==> flow/design.v (excerpt) <==
module mul
(
    input rst,
    input clk,
    input sign,
    input [31:0] x,
    input [31:0] y,
    output [63:0] result
);
Size in the first run: ~5200 cells after synthesis, about 590 flip-flops, roughly 130 I/O pins.
clock: 10.0 ns
lec_check: 0
cap_margin: 20
cell_pad_in_sites_detail_placement: 1
core_aspect_ratio: 1.78
core_margin: 6
core_utilization: 40
gpl_routability_driven: 0
gpl_timing_driven: 0
hold_slack_margin: -0.07
max_routing_layer: met4
min_routing_layer: met2
slew_margin: 20
tns_end_percent: 70
run.sh (not shown) runs the stock make flow with config.mk's settings and CLKGATE_MAP_FILE=.
The starting point never finished: it broke off in global routing with GRT-0116.
Change:
Settings changed: CELL_PAD_IN_SITES_DETAIL_PLACEMENT 1 to not set, CORE_ASPECT_RATIO 1.78 to not set, CORE_MARGIN 6 to 2, CORE_UTILIZATION 40 to 70, CTS_CLUSTER_SIZE set to 55, GPL_ROUTABILITY_DRIVEN 0 to not set, GPL_TIMING_DRIVEN 0 to not set, HOLD_SLACK_MARGIN -0.07 to not set, MAX_ROUTING_LAYER met4 to not set, MIN_ROUTING_LAYER met2 to not set, TNS_END_PERCENT 70 to not set.
Clock period 10.0 ns to 8.26 ns, I/O delays scaled along.
What happened: The changed run reached the layout checks and failed them: setup timing. Synthesized area is unchanged. Die size fell by 45%. Synthesized cell count is unchanged.
Change:
Settings changed: CELL_PAD_IN_SITES_GLOBAL_PLACEMENT set to 2, CORE_ASPECT_RATIO set to 0.92, CORE_UTILIZATION 70 to 68, CTS_CLUSTER_SIZE 55 to 31, GPL_TIMING_DRIVEN set to 0, PLACE_DENSITY_LB_ADDON set to 0.07, SETUP_SLACK_MARGIN set to 0.38, TNS_END_PERCENT set to 35.
Clock period 8.26 ns to 10.0 ns, I/O delays scaled along.
Effect: Now the flow ended with an error in global placement without I/O. Synthesized area does not change. Die area increases by 2.9%. Synthesized cell count stays the same.
Change:
Settings changed: CELL_PAD_IN_SITES_GLOBAL_PLACEMENT 2 to not set, CORE_ASPECT_RATIO 0.92 to not set, CORE_UTILIZATION 68 to 65, CTS_CLUSTER_SIZE 31 to not set, GPL_TIMING_DRIVEN 0 to not set, PLACE_DENSITY_LB_ADDON 0.07 to not set, SETUP_SLACK_MARGIN 0.38 to not set, TNS_END_PERCENT 35 to not set.
Clock period 10.0 ns to 6.96 ns, I/O delays scaled along.
The new run finished with setup timing left.
Area after synthesis stays the same.
Synthesized cell count does not change.
Die size rises by 4.5%.
Change:
Settings changed: CAP_MARGIN 20 to 0, CORE_UTILIZATION 65 to 72, CTS_CLUSTER_SIZE set to 37, HOLD_SLACK_MARGIN set to 0.3, MAX_ROUTING_LAYER set to met4, PLACE_DENSITY_LB_ADDON set to 0.28, SETUP_SLACK_MARGIN set to 1.36.
Clock period 6.96 ns to 8.34 ns, I/O delays scaled along.
After rerunning:
- The changed run reached the layout checks and failed them: setup timing
- wire length increases by about 1.5%
- global-route usage goes up by 6.8 points
- first-iteration DRC count goes up by 49%
- cell area falls by about 1.4%

* * *

Starting RTL as in the previous note.
==> flow/config.mk <==
export PLATFORM = sky130hd
export DESIGN_NAME = mul
export DESIGN_NICKNAME = mul
export VERILOG_FILES = /design/flow/design.v
export SDC_FILE = /design/flow/constraint.sdc
export NUM_CORES = 4
export LEC_CHECK = 0
export ABC_AREA = 1
export CAP_MARGIN = 0
export CORE_ASPECT_RATIO = 0.9
export CORE_MARGIN = 2
export CORE_UTILIZATION = 72
export CTS_CLUSTER_SIZE = 36
export HOLD_SLACK_MARGIN = 0.27
export MAX_ROUTING_LAYER = met4
export PLACE_DENSITY_LB_ADDON = 0.02
export SETUP_SLACK_MARGIN = 1.46
export SLEW_MARGIN = 20
==> flow/constraint.sdc <==
create_clock -name core_clock -period 5.5 [get_ports {clk}]
set_input_delay 1.1000 -clock core_clock [delete_from_list [all_inputs] [get_ports {clk}]]
set_output_delay 1.1000 -clock core_clock [all_outputs]
set_load 0.01 [all_outputs]
The first run finished but failed the layout checks on setup timing.
Change:
- CAP_MARGIN: 0 -> 20
- CORE_ASPECT_RATIO: 0.9 -> default
- CORE_UTILIZATION: 72 -> 64
- CTS_CLUSTER_SIZE: 36 -> 99
- HOLD_SLACK_MARGIN: 0.27 -> default
- MAX_ROUTING_LAYER: met4 -> default
- PLACE_DENSITY_LB_ADDON: 0.02 -> default
- SETUP_SLACK_MARGIN: 1.46 -> default
- clock period: 5.5 -> 6.56 ns (I/O delays scaled with it)
Effect:
- The new run completed, yet does not pass: setup timing
- design area is higher slightly
- non-clock buffer count came out lower by 21
- setup slack gets better by 1.1 ns
- wire length fell by a few percent
- via count decreases by a few percent
- area after synthesis does not change
Change:
- CAP_MARGIN: 20 -> 0
- CORE_ASPECT_RATIO: default -> 0.9
- CORE_UTILIZATION: 64 -> 72
- CTS_CLUSTER_SIZE: 99 -> 36
- HOLD_SLACK_MARGIN: default -> 0.27
- MAX_ROUTING_LAYER: default -> met4
- PLACE_DENSITY_LB_ADDON: default -> 0.02
- SETUP_SLACK_MARGIN: default -> 1.6
- clock period: 6.56 -> 5.5 ns (I/O delays scaled with it)
The changed run ran to the end with violations: setup timing.
Routed wire length rose by about 4%.
Count of clock-buffer cells in the layout increases by 5.
Worst setup slack loses 1.1 ns.
Cell count drops by about 1%.
Non-clock buffer count increases by 21.
Critical path depth came out higher by 5.
Design area came out lower by 0.70%.
Hold slack is worse by 0.18 ns.
Die size is lower by 11%.
Change:
- ABC_AREA: 1 -> default
- CAP_MARGIN: 0 -> 20
- CORE_ASPECT_RATIO: 0.9 -> default
- CTS_CLUSTER_SIZE: 36 -> default
- HOLD_SLACK_MARGIN: 0.27 -> default
- PLACE_DENSITY_LB_ADDON: 0.02 -> 0.28
- SETUP_SLACK_MARGIN: 1.6 -> 1.36
- clock period: 5.5 -> 8.34 ns (I/O delays scaled with it)
Effect: The changed run finished but failed the layout checks on setup timing. Clock-buffer cell count goes up by 3. Core utilization goes down by 2.4 points. Non-clock buffer count goes down by 74. Worst hold slack gets better by 0.59 ns. Setup slack gets better by 1.4 ns. Wire length goes down by about a fifth. Global-route usage goes down by 7.8 points.
Change:
- CORE_UTILIZATION: 72 -> 66
- CTS_CLUSTER_DIAMETER: default -> 28
- CTS_CLUSTER_SIZE: default -> 41
- PLACE_DENSITY_LB_ADDON: 0.28 -> default
- SETUP_SLACK_MARGIN: 1.36 -> 1.6
- TNS_END_PERCENT: default -> 5
- clock period: 8.34 -> 6.71 ns (I/O delays scaled with it)
What happened:
- The changed run produced a layout that fails on setup timing
- non-clock buffer count came out higher by 82
- first-iteration DRC count came out lower by a quarter to a third
- worst setup slack is worse by 1.1 ns
- global-route usage came out lower by 5.9 points

* * *

Setup of run A:
mul again, from the RTL that the note above started with.
Settings: LEC_CHECK=0, CAP_MARGIN=20, CORE_MARGIN=2, CORE_UTILIZATION=70, CTS_CLUSTER_DIAMETER=45, CTS_CLUSTER_SIZE=37, SETUP_SLACK_MARGIN=1.6, SLEW_MARGIN=20; clock period 6.71 ns.
Run A finished every stage; the final checks, however, were not passed, the failures being negative setup slack.
#### Input delta (run B over run A)
Settings: clearing CTS_CLUSTER_SIZE, which used to be 37; swapping 70 for 40 in CORE_UTILIZATION; clearing SETUP_SLACK_MARGIN, which used to be 1.6; clearing CTS_CLUSTER_DIAMETER, which used to be 45; swapping 6.71 for 10.0 in the clock period (ns, I/O delays scaled along).
## What came out
- Although run A finished all stages, its layout failed final checks on negative setup slack.
- Having completed the whole flow, run B delivered a layout that passed the timing, design-rule and antenna checks.
- Comparing run A and run B, utilization is lower on run B.
- The lower sequential portion of the cell area came out of run A.
- Routed wire length (run B over run A): decrease, 570 µm
- Fraction of synthesis flops using an asynchronous set or reset pin: run B vs run A identical
- Between run A and run B, the flow reports area used by multi-input combinational logic decreasing by a few percent.
- Run B vs run A: area added between synthesis and finish down in run B
- For the total stage count of the critical path, run B came in 3.8% lower than run A did.
- Between run A and run B, the flow reports global-route wire length before repair decreasing slightly.
--- input diff run B..run C ---
Settings: the clock period (ns, I/O delays scaled along) changed from 10.0 to 9.8.
==> results <==
Final area (higher): run C
Wire length the detailed router placed on met1 ends up lower on run C.
Run C packs its core tighter than run B.
Non-clock buffer count was higher in run C than in run B.
Fraction of met2 tracks used by global routing sits lower in run C than in run B.
Number of inserted filler cells in the final layout went down slightly going from run B to run C.
> inputs changed (run C -> run D)
Settings: SETUP_SLACK_MARGIN now 1.16, previously not set; PLACE_DENSITY_LB_ADDON now 0.02, previously not set; HOLD_SLACK_MARGIN now 0.27, previously not set; CTS_CLUSTER_SIZE now 36, previously not set; CORE_UTILIZATION now 72, was 40; MAX_ROUTING_LAYER now met4, previously not set; CAP_MARGIN now 0, was 20; CORE_ASPECT_RATIO now 0.9, previously not set; the clock period (ns, I/O delays scaled along) now 7.87, was 9.8.
Findings:
[run D] flow finished | final checks: failed | reasons: negative setup slack
Comparing run C against run D, there is no change at all in post-cts hold-fix buffer tally.
Cell area after placement, run D vs run C: up by a few percent
Of the two candidates, run C has the better minimum setup slack in the final design and run D the worse one.
Overall track demand over capacity in global routing for run D is higher than for run C.
Looking only at area added between synthesis and finish, and setting everything else aside, the higher value of run D and run C goes to run D.
Run D reports its top layer used by detailed routing as met4 while run C reports met5.
Layout clock buffer count for run D is lower than for run C.
Tally of buffers added on design ports: run C vs run D identical
## Diff of input files: run E against run D
Settings: HOLD_SLACK_MARGIN no longer set, was 0.27; PLACE_DENSITY_LB_ADDON no longer set, was 0.02; CAP_MARGIN now 20, was 0; CORE_UTILIZATION now 71, was 72; CTS_CLUSTER_SIZE now 47, was 36; SETUP_SLACK_MARGIN no longer set, was 1.16; CORE_ASPECT_RATIO no longer set, was 0.9; MAX_ROUTING_LAYER no longer set, was met4.
==> results <==
No crash in run E: every stage finished, but the layout fails its final checks due to negative setup slack. Comparing final setup violation count for run E and run D, the smaller number came from run E. [run E] overall die area rose about 1.4% relative to run D. Run E: global-route usage is 1.8 points lower than what run D reported. Run E vs run D: routed length per instance up slightly. Between run E and run D, the sequential share of layout area does not differ in any meaningful way. Run D has lower non-clock buffer count than run E. Run E has worst-case setup margin in the final layout below what run D had. Looking only at portion of the clock cycle consumed by the worst path in the final layout, and setting everything else aside, the higher value of run E and run D goes to run E.
Relative to run E, the following input files were edited for run F:
Settings: SETUP_SLACK_MARGIN newly set to 1.29; HOLD_SLACK_MARGIN newly set to 0.29; CTS_CLUSTER_SIZE changed from 47 to 55; PLACE_DENSITY newly set to 0.35; CORE_UTILIZATION changed from 71 to 72; the clock period (ns, I/O delays scaled along) changed from 7.87 to 8.26.
[summary]
Status run F: flow complete, layout not clean - negative setup slack
Run F reports a lower growth of design area from synthesis to finish than run E does.
Relative to run E, number of stages on the worst setup path has decreased by about 12% in run F.
